==> flow/design.v (excerpt) <==
module arm_core (
    input         clk,
    input         rst,
    output [7:0]  imem_addr,
    input  [31:0] imem_data,
    output [5:0]  dmem_addr,
    output [31:0] dmem_wdata,
    output        dmem_we,
    input  [31:0] dmem_rdata,
    output        wb_en,
    output [3:0]  wb_dest,
    output [31:0] wb_value
);
Size in the first run: roughly 5200 cells after synthesis, roughly 150 I/O pins.
clock: 11.0 ns
lec_check: 0
cap_margin: 20
cell_pad_in_sites_detail_placement: 0
core_margin: 2
core_utilization: 66
cts_cluster_diameter: 229
cts_cluster_size: 61
gpl_routability_driven: 1
gpl_timing_driven: 1
max_routing_layer: met4
setup_slack_margin: -0.64
slew_margin: 20
tns_end_percent: 5
run.sh (not shown) runs the stock make flow with config.mk's settings and CLKGATE_MAP_FILE=.
The first run ended with an error in 5_1_grt, error ODB-0269.
==> next run, changes <==
CELL_PAD_IN_SITES_DETAIL_PLACEMENT = default   (was 0)
CELL_PAD_IN_SITES_GLOBAL_PLACEMENT = 2   (was default)
CORE_UTILIZATION = 22   (was 66)
CTS_CLUSTER_DIAMETER = default   (was 229)
CTS_CLUSTER_SIZE = default   (was 61)
GPL_ROUTABILITY_DRIVEN = default   (was 1)
GPL_TIMING_DRIVEN = default   (was 1)
SETUP_SLACK_MARGIN = default   (was -0.64)
TNS_END_PERCENT = default   (was 5)
clock period = 15.4 ns   (was 11.0 ns; I/O delays follow)
Effect: The new run completed with no timing, DRC or antenna violations. Synthesized area stays the same. Die area rose to 3.0 times its value. Synthesized cell count is unchanged.
==> next run, changes <==
CELL_PAD_IN_SITES_GLOBAL_PLACEMENT = default   (was 2)
CORE_UTILIZATION = 65   (was 22)
MAX_ROUTING_LAYER = default   (was met4)
SETUP_SLACK_MARGIN = 2.08   (was default)
clock period = 8.29 ns   (was 15.4 ns; I/O delays follow)
- With this change the flow ended with an error in 5_1_grt with GRT-0116
- area after synthesis stays the same
- die area falls by about 66%
- synthesized cell count stays the same

========
run A:
arm_core again, from the RTL that the note above started with.
export LEC_CHECK = 0
export ABC_AREA = 1
export CAP_MARGIN = 0
export CELL_PAD_IN_SITES_DETAIL_PLACEMENT = 1
export CORE_MARGIN = 2
export CORE_UTILIZATION = 40
export PLACE_DENSITY = 0.6
export SLEW_MARGIN = 20
create_clock -name core_clock -period 16.0 [get_ports {clk}]
Run A: all stages complete, timing, DRC and antenna checks passed
The inputs of run B differ from those of run A as listed below.
-- flow/config.mk --
<<< run A, line 11
export CORE_MARGIN = 2
>>> run B, line 11
export CORE_MARGIN = 7
<<< run A, line 13
>>> run B, line 13
export HOLD_SLACK_MARGIN = 0.01
export MAX_ROUTING_LAYER = met4
export MIN_ROUTING_LAYER = met2
## What came out
Run B failed in global routing (5_1_grt) with GRT-0116.
Run B -> run A: count of input and output buffers delta 0, exact match
Reported for run A and run B, number of flops mapped to enable cells by yosys turned out identical to the last digit.
[compare] base=run A new=run B: worst slack at placement moved up, die outline width moved up.
Edits applied to the flow inputs when going from run B to run C:
-- flow/config.mk --
<<< run B, line 8
export ABC_AREA = 1
export CAP_MARGIN = 0
export CELL_PAD_IN_SITES_DETAIL_PLACEMENT = 1
export CORE_MARGIN = 7
export CORE_UTILIZATION = 40
export HOLD_SLACK_MARGIN = 0.01
export MAX_ROUTING_LAYER = met4
export MIN_ROUTING_LAYER = met2
>>> run C, line 8
export CAP_MARGIN = 20
export CORE_MARGIN = 2
export CORE_UTILIZATION = 70
==> flow/constraint.sdc <==
create_clock -name core_clock -period 12.5 [get_ports {clk}]
set_input_delay 2.5000 -clock core_clock [delete_from_list [all_inputs] [get_ports {clk}]]
set_output_delay 2.5000 -clock core_clock [all_outputs]
set_load 0.01 [all_outputs]
Notes after the runs:
Run B → run C: detailed-placement wirelength estimate saw a decrease; post-synthesis instance area saw a decrease. Compared with run B, run C shows count of cell types in the netlist that has gone up by more than half. In run C relative to run B, die height had gone down by more than a quarter. Run C did not make it past global routing (5_1_grt), where a tool error ended it. Run C: number of nets at floorplan 26% below run B. Compared with run B, in run C total CTS buffers fell about 14%; synthesized cell count fell 1946; weighted congestion reported at the end of routability-driven placement rose 4.5%; average footprint of a synthesized cell rose 2.5 sq um; xor/xnor share of the synthesized area rose 1.8 points.
The following lists how run D was set up differently from run C:
-- flow/config.mk --
<<< run C, line 10
export CORE_UTILIZATION = 70
>>> run D, line 10
export CORE_UTILIZATION = 57
<<< run C, line 12
>>> run D, line 12
export SETUP_SLACK_MARGIN = -1.06
==> flow/constraint.sdc <==
create_clock -name core_clock -period 10.6 [get_ports {clk}]
set_input_delay 2.1200 -clock core_clock [delete_from_list [all_inputs] [get_ports {clk}]]
set_output_delay 2.1200 -clock core_clock [all_outputs]
set_load 0.01 [all_outputs]
==> comparison <==
[flow] run D | stages: complete | final checks: fail | reason: negative setup slack
~same post-synth area from yosys stat in run C and run D
Summary of run D over run C: vertical die size went up by 29 um; placed standard-cell area went up by 2.0%; count of instances resized after the clock tree is built went down by 145; cell total in the yosys stat output was more or less identical.
Going from run C to run D, die width picked up an extra about 11%, placed wire-length estimate fell by 4.0%.
Reported for run C and run D, I/O pin count turned out identical to the last digit.
Relative to run C, the number of placement rows of run D is higher by 11%.

========
Starting RTL as in the previous note.
clock: 11.7 ns
lec_check: 0
abc_area: 1
cap_margin: 20
cell_pad_in_sites_detail_placement: 2
cell_pad_in_sites_global_placement: 3
core_margin: 2
core_utilization: 40
place_density_lb_addon: 0.28
slew_margin: 15
tns_end_percent: 25
The baseline aborted during global routing, error ODB-0269.
Change:
Settings changed: ABC_AREA 1 to not set, CELL_PAD_IN_SITES_DETAIL_PLACEMENT 2 to not set, CELL_PAD_IN_SITES_GLOBAL_PLACEMENT 3 to not set, PLACE_DENSITY set to 0.6, PLACE_DENSITY_LB_ADDON 0.28 to not set, SLEW_MARGIN 15 to 20, TNS_END_PERCENT 25 to not set.
Clock period 11.7 ns to 15.7 ns, I/O delays scaled along.
=> Now the flow completed with no timing, DRC or antenna violations. Die area is lower by about 2.4%. Area after synthesis is lower by about 2.5%. Synthesized cell count is lower by about 27%.
Change:
Settings changed: CORE_UTILIZATION 40 to 72, PLACE_DENSITY 0.6 to not set, SETUP_SLACK_MARGIN set to -0.58.
Clock period 15.7 ns to 7.68 ns, I/O delays scaled along.
With this change the flow failed in global routing.
Die size drops by 44%.
Synthesized cell count is unchanged.
Area after synthesis stays the same.
Change:
Settings changed: PLACE_DENSITY_LB_ADDON set to 0.24, SETUP_SLACK_MARGIN -0.58 to not set.
Clock period 7.68 ns to 8.29 ns, I/O delays scaled along.
Result: The changed run stopped in global routing on GRT-0116; die area is unchanged; area after synthesis does not change; synthesized cell count is unchanged.
